==> flow/design.v (excerpt) <==
module calc_top (
   input              clk,
   input              rst,
   input      [15:0]  data_x,
   input      [1:0]   KEY,
   input      [6:0]   SW,
   output     [7:0]   HEX0,
   output     [7:0]   HEX1,
   output     [7:0]   HEX2,
   output     [7:0]   HEX3,
   output     [7:0]   HEX4,
   output     [7:0]   HEX5,
   output     [1:0]   LEDR
   );
Size in the first run: about 1,300 cells after synthesis, about 18,000 um2 of cells after synthesis.
export LEC_CHECK = 0
export CAP_MARGIN = 30
export CELL_PAD_IN_SITES_DETAIL_PLACEMENT = 1
export CELL_PAD_IN_SITES_GLOBAL_PLACEMENT = 3
export CORE_MARGIN = 8
export CORE_UTILIZATION = 53
export GPL_ROUTABILITY_DRIVEN = 0
export GPL_TIMING_DRIVEN = 1
export MIN_ROUTING_LAYER = met2
export PLACE_DENSITY = 0.76
export SLEW_MARGIN = 0
create_clock -name core_clock -period 34.5 [get_ports {clk}]
run.sh (not shown) runs the stock make flow with config.mk's settings and CLKGATE_MAP_FILE=.
The starting point went through all stages and came out clean.
Next try:
ABC_AREA = 1   (was unset)
CAP_MARGIN = 15   (was 30)
CELL_PAD_IN_SITES_DETAIL_PLACEMENT = unset   (was 1)
CELL_PAD_IN_SITES_GLOBAL_PLACEMENT = unset   (was 3)
CORE_MARGIN = 2   (was 8)
CORE_UTILIZATION = 72   (was 53)
CTS_CLUSTER_DIAMETER = 92   (was unset)
GPL_ROUTABILITY_DRIVEN = unset   (was 0)
GPL_TIMING_DRIVEN = unset   (was 1)
MIN_ROUTING_LAYER = unset   (was met2)
PLACE_DENSITY = unset   (was 0.76)
SLEW_MARGIN = 20   (was 0)
clock period = 20.6 ns   (was 34.5 ns; I/O delays follow)
The changed run stopped in global routing.
Synthesized cell count climbs by roughly a tenth.
Die area drops by well over a third.
Synthesized area drops by a few percent.

* * *

== JK ==
Starting RTL as in the previous note.
// calc_top
module calc_top (
   input              clk,
   input              rst,
   input      [15:0]  data_x,
   input      [1:0]   KEY,
   input      [6:0]   SW,
   output     [7:0]   HEX0,
   output     [7:0]   HEX1,
   output     [7:0]   HEX2,
   output     [7:0]   HEX3,
   output     [7:0]   HEX4,
   output     [7:0]   HEX5,
   output     [1:0]   LEDR
   );
wire [3:0] bcd2, bcd1, bcd0;
wire neg;
wire [15:0] smooth_out;
wire nothing;
wire [9:0] BCD_in;
smooth_filter my_filter (.clk(clk), .reset(rst), .in(data_x[15:0]), .SW(SW[1:0]), .out(smooth_out));
cal my_cal (.clk(clk), .KEY(KEY), .SW(SW[6:2]), .smooth_out(smooth_out), .LEDR(LEDR[1:0]), .nothing(nothing), .BCD_in(BCD_in));
bin2bcd my_bin2bcd (.bin(BCD_in), .bcd2(bcd2), .bcd1(bcd1), .bcd0(bcd0), .neg(neg));
seg7 my_seg7 (.HEX0(HEX0), .HEX1(HEX1), .HEX2(HEX2), .HEX3(HEX3), .HEX4(HEX4), .HEX5(HEX5), .clk(clk), .rst(rst), .nothing(nothing), .display({bcd2, bcd1, bcd0}), .neg(neg));
endmodule
clock: 15.4 ns
lec_check: 0
abc_area: 1
cap_margin: 20
core_margin: 2
core_utilization: 67
cts_cluster_diameter: 42
cts_cluster_size: 37
slew_margin: 20
JK completed end to end; final checks failed (negative setup slack).
Input changes introduced in MS (baseline for comparison: JK):
Settings: CTS_CLUSTER_DIAMETER no longer set, was 42; CORE_UTILIZATION now 15, was 67; ABC_AREA no longer set, was 1; CTS_CLUSTER_SIZE no longer set, was 37; the clock period (ns, I/O delays scaled along) now 44.0, was 15.4.
### Flow results
NOTE total cell area reported by yosys after synthesis JK->MS increased by a few percent
MS gives less simple-gate share of the synthesized area than JK did.
MS was carried through to the last stage, and its layout satisfied the timing, DRC and antenna checks.
MS vs JK: horizontal extent of the die up
The lower count of buffer and inverter cells on the critical path came out of MS.
Re via count: JK was higher than MS.
The flop share of the area in MS sits 2.0 points above the value recorded for JK.
Of MS and JK, the higher clock network fraction of total power belongs to MS.
The following lists how AL was set up differently from MS:
Settings: setting PLACE_DENSITY_LB_ADDON to 0.27 for the first time; setting ABC_AREA to 1 for the first time; setting SETUP_SLACK_MARGIN to -0.04 for the first time; setting CTS_CLUSTER_SIZE to 13 for the first time; changing CORE_UTILIZATION from 15 to 71; changing the clock period (ns, I/O delays scaled along) from 44.0 to 21.6.
Notes after the runs:
AL: all stages done; final checks FAILED (negative setup slack). Changes observed in AL relative to MS: fraction of area in clock buffers and inverters did not really move; number of non-clock inverters went up. For MS, the end point of the critical path was HEX0[0], unlike AL, where it was HEX0[3]. Re accumulated negative setup slack: MS was higher than AL. From MS to AL the numbers moved as follows: area figure in the yosys stat output dropped about 4.4%, count of placed standard cells in the final layout, fillers left out now smaller. AL vs MS — number of signal-net buffers in the layout rose about 330%. Of AL and MS, the run reporting the higher share of power burned in the clock network was MS. In the metrics for AL and MS, the one carrying the lower post-synthesis cell type count is AL. Re number of placed instances, taps included: AL and MS aren't equal, and the lower value belongs to AL. Total power of AL is higher than that of MS. Of AL and MS, the lower first-pass detailed-route iteration total belongs to MS.
Input changes introduced in TR (baseline for comparison: AL):
Settings: CORE_UTILIZATION changed from 71 to 70; CAP_MARGIN changed from 20 to 15; SETUP_SLACK_MARGIN changed from -0.04 to -0.43; PLACE_DENSITY_LB_ADDON removed (was 0.27); CTS_CLUSTER_SIZE removed (was 13); the clock period (ns, I/O delays scaled along) changed from 21.6 to 20.3.
[summary]
TR: via count of the first global-routing pass is 7.7% higher than what AL reported.
Diff AL -> TR: chip area increased by about 1.4% relative to the old numbers; overall power now sits higher; hold slack shows an increase of 35 ps; number of gates on the worst path with buffers counted has decreased; area of all placed cells without fillers higher.
Between TR and AL, post-CTS setup-driven buffer insertion count is higher for AL, TR comes in under that.
Nothing crashed in TR and all stages finished; the problem is that the final layout failed, the offending checks being negative setup slack.
In terms of maximum ir drop on the vdd rail, AL and TR differ only marginally.
Number of nets in the layout: higher on TR
The run showing the smaller maximum number of pins on one net before global-route repair is TR.
Changes in PW relative to TR:
Settings: ABC_AREA changed from 1 to 0; HOLD_SLACK_MARGIN newly set to 0.02; CORE_UTILIZATION changed from 70 to 19; CAP_MARGIN changed from 15 to 40; SLEW_MARGIN changed from 20 to 5; SETUP_SLACK_MARGIN removed (was -0.43); the clock period (ns, I/O delays scaled along) changed from 20.3 to 20.1.
[summary]
PW: complete, dirty (negative setup slack). Diff TR -> PW: final standard cell area without fillers has increased, accumulated negative setup slack has increased. [PW] final worst-path setup slack rose 1030 ps relative to TR.

* * *

calc_top again, from the RTL that the note above started with.
clock: 21.6 ns
lec_check: 0
abc_area: 1
cap_margin: 20
core_margin: 2
core_utilization: 72
cts_cluster_size: 15
place_density_lb_addon: 0.27
setup_slack_margin: -0.04
slew_margin: 20
The first run finished with setup timing left.
Next try:
Settings changed: CAP_MARGIN 20 to 15, CORE_UTILIZATION 72 to 68, CTS_CLUSTER_SIZE 15 to default, PLACE_DENSITY_LB_ADDON 0.27 to default, SETUP_SLACK_MARGIN -0.04 to 4.57, TNS_END_PERCENT from default to 5.
Clock period 21.6 ns to 15.9 ns, I/O delays scaled along.
The changed run finished with setup timing left.
Hold slack loses 28 ps.
Cell count is higher by 2.6%.
Sequential share of layout area is lower by 0.52 points.
Critical path depth is lower by 9.
Via count is lower by 7.4%.
Next try:
Settings changed: CAP_MARGIN 15 to 20, CORE_UTILIZATION 68 to 72, CTS_CLUSTER_DIAMETER from default to 52, CTS_CLUSTER_SIZE from default to 74, PLACE_DENSITY from default to 0.35, SETUP_SLACK_MARGIN 4.57 to -0.04, TNS_END_PERCENT 5 to default.
Clock period 15.9 ns to 20.9 ns, I/O delays scaled along.
Outcome: This time the run did not get past global routing (5_1_grt) (GRT-0232); die size is lower by about 5.4%; synthesized cell count stays the same; synthesized area is unchanged.
Next try:
Settings changed: CAP_MARGIN 20 to 15, CORE_UTILIZATION 72 to 65, CTS_CLUSTER_DIAMETER 52 to default, CTS_CLUSTER_SIZE 74 to default, PLACE_DENSITY 0.35 to default, SETUP_SLACK_MARGIN -0.04 to default.
Clock period 20.9 ns to 15.9 ns, I/O delays scaled along.
What happened: The changed run finished but fails on setup timing; die area grows by 10%; area after synthesis stays the same; synthesized cell count stays the same.
Next try:
Settings changed: CAP_MARGIN 15 to 20, CORE_UTILIZATION 65 to 19, SLEW_MARGIN 20 to 25.
Clock period 15.9 ns to 28.0 ns, I/O delays scaled along.
- With this change the flow went through all stages and came out clean
- cell count rose by about 30%
- combinational power goes down by about 70%
- first-iteration DRC count falls by 37%
- global-route usage went down by 23 points
- power is lower by 50%
- cell area fell by about 8%
- worst hold slack barely changes

* * *

run A:
calc_top again, from the RTL that the note above started with.
Settings: LEC_CHECK=0, CAP_MARGIN=30, CELL_PAD_IN_SITES_DETAIL_PLACEMENT=1, CELL_PAD_IN_SITES_GLOBAL_PLACEMENT=3, CORE_MARGIN=8, CORE_UTILIZATION=53, GPL_ROUTABILITY_DRIVEN=0, GPL_TIMING_DRIVEN=0, PLACE_DENSITY=0.76, SLEW_MARGIN=20; clock period 34.5 ns.
--- input diff run A..run B ---
- CELL_PAD_IN_SITES_DETAIL_PLACEMENT changed from 1 to 2
- MIN_ROUTING_LAYER newly set to met1
- CELL_PAD_IN_SITES_GLOBAL_PLACEMENT changed from 3 to 2
- GPL_TIMING_DRIVEN changed from 0 to 1
- CTS_CLUSTER_DIAMETER newly set to 142
- SLEW_MARGIN changed from 20 to 0
- CORE_ASPECT_RATIO newly set to 1.48
- the clock period (ns, I/O delays scaled along) changed from 34.5 to 17.7
==> results <==
Run A ended with every stage complete and zero timing, DRC or antenna violations. Run B did not finish; the tool stopped in detailed placement with error DPL-0033. Run B vs run A: starting density of the core down. Reported for run B and run A, XOR/XNOR share of the synthesized area turned out identical to the last digit. On total core area, run B does worse than run A. Overall die height: run B higher than run A. Area of the die delta (run B -> run A): insignificant. Comparing run B against run A, there is no change at all in post-synthesis cell count.
For run C, these inputs were changed with respect to run B:
- GPL_ROUTABILITY_DRIVEN removed (was 0)
- CELL_PAD_IN_SITES_GLOBAL_PLACEMENT removed (was 2)
- CORE_MARGIN changed from 8 to 2
- CAP_MARGIN changed from 30 to 20
- CORE_ASPECT_RATIO removed (was 1.48)
- MIN_ROUTING_LAYER removed (was met1)
- CTS_CLUSTER_DIAMETER removed (was 142)
- GPL_TIMING_DRIVEN removed (was 1)
- SLEW_MARGIN changed from 0 to 20
- CORE_UTILIZATION changed from 53 to 40
- PLACE_DENSITY removed (was 0.76)
- CELL_PAD_IN_SITES_DETAIL_PLACEMENT removed (was 2)
- the clock period (ns, I/O delays scaled along) changed from 17.7 to 27.2
Summary — floorplan utilization, run C relative to run B: lower, by 13 points. Re multiplexer fraction of the synthesized cell area: no difference whatsoever between run B and run C. Run C was carried through to the last stage, and its layout satisfied the timing, DRC and antenna checks. Taking run B as the reference, in run C synthesized instance count has remained practically unchanged, area of the core higher. Area of the synthesized netlist per yosys stat across run C and run B: no real change. From run B to run C, synthesized-area fraction occupied by ao, oa, aoi and oai cells did not move at all. The post-synthesis sequential area ratio was comparable across run C and run B. Taking run B as the reference, in run C horizontal extent of the die moved up; floorplan die area moved up; post-synthesis simple-gate area fraction level.
Changes in run D relative to run C:
- an added SETUP_SLACK_MARGIN of 4.55
- a change of CAP_MARGIN from 20 to 15
- an added ABC_AREA of 1
- an added CTS_CLUSTER_SIZE of 40
- a change of CORE_UTILIZATION from 40 to 70
- a change of the clock period (ns, I/O delays scaled along) from 27.2 to 15.9
## What came out
- In the summary table, run D is marked failed, with error GRT-0232 raised in global routing.
- Re number of enable-type register cells in the synthesized netlist: no difference whatsoever between run D and run C.
- Between run C and run D, synthesized cell count is higher for run D, run C comes in under that.
- Between run C and run D, area of the core is lower for run D, run C comes in above that.
- Portion of netlist area occupied by mux cells delta for run D relative to run C: 1.6 points lower
- Die span in x, run D vs run C: down by more than a quarter
- Taking run C as the reference point, the number of cells in the yosys synthesis report of run D rises by about 10%.
- Re count of standard-cell rows: run C and run D aren't equal, and the higher value belongs to run C.
- Run D ends up with a synthesized area that is about 4.4% lower than in run C.
- On count of unique library cells instantiated by Yosys, the higher figure sits with run C, not run D.
- Measured against each other, run C and run D differ in global placement routability congestion, the lower figure coming from run C.
Power and IR drop assume default switching activity.
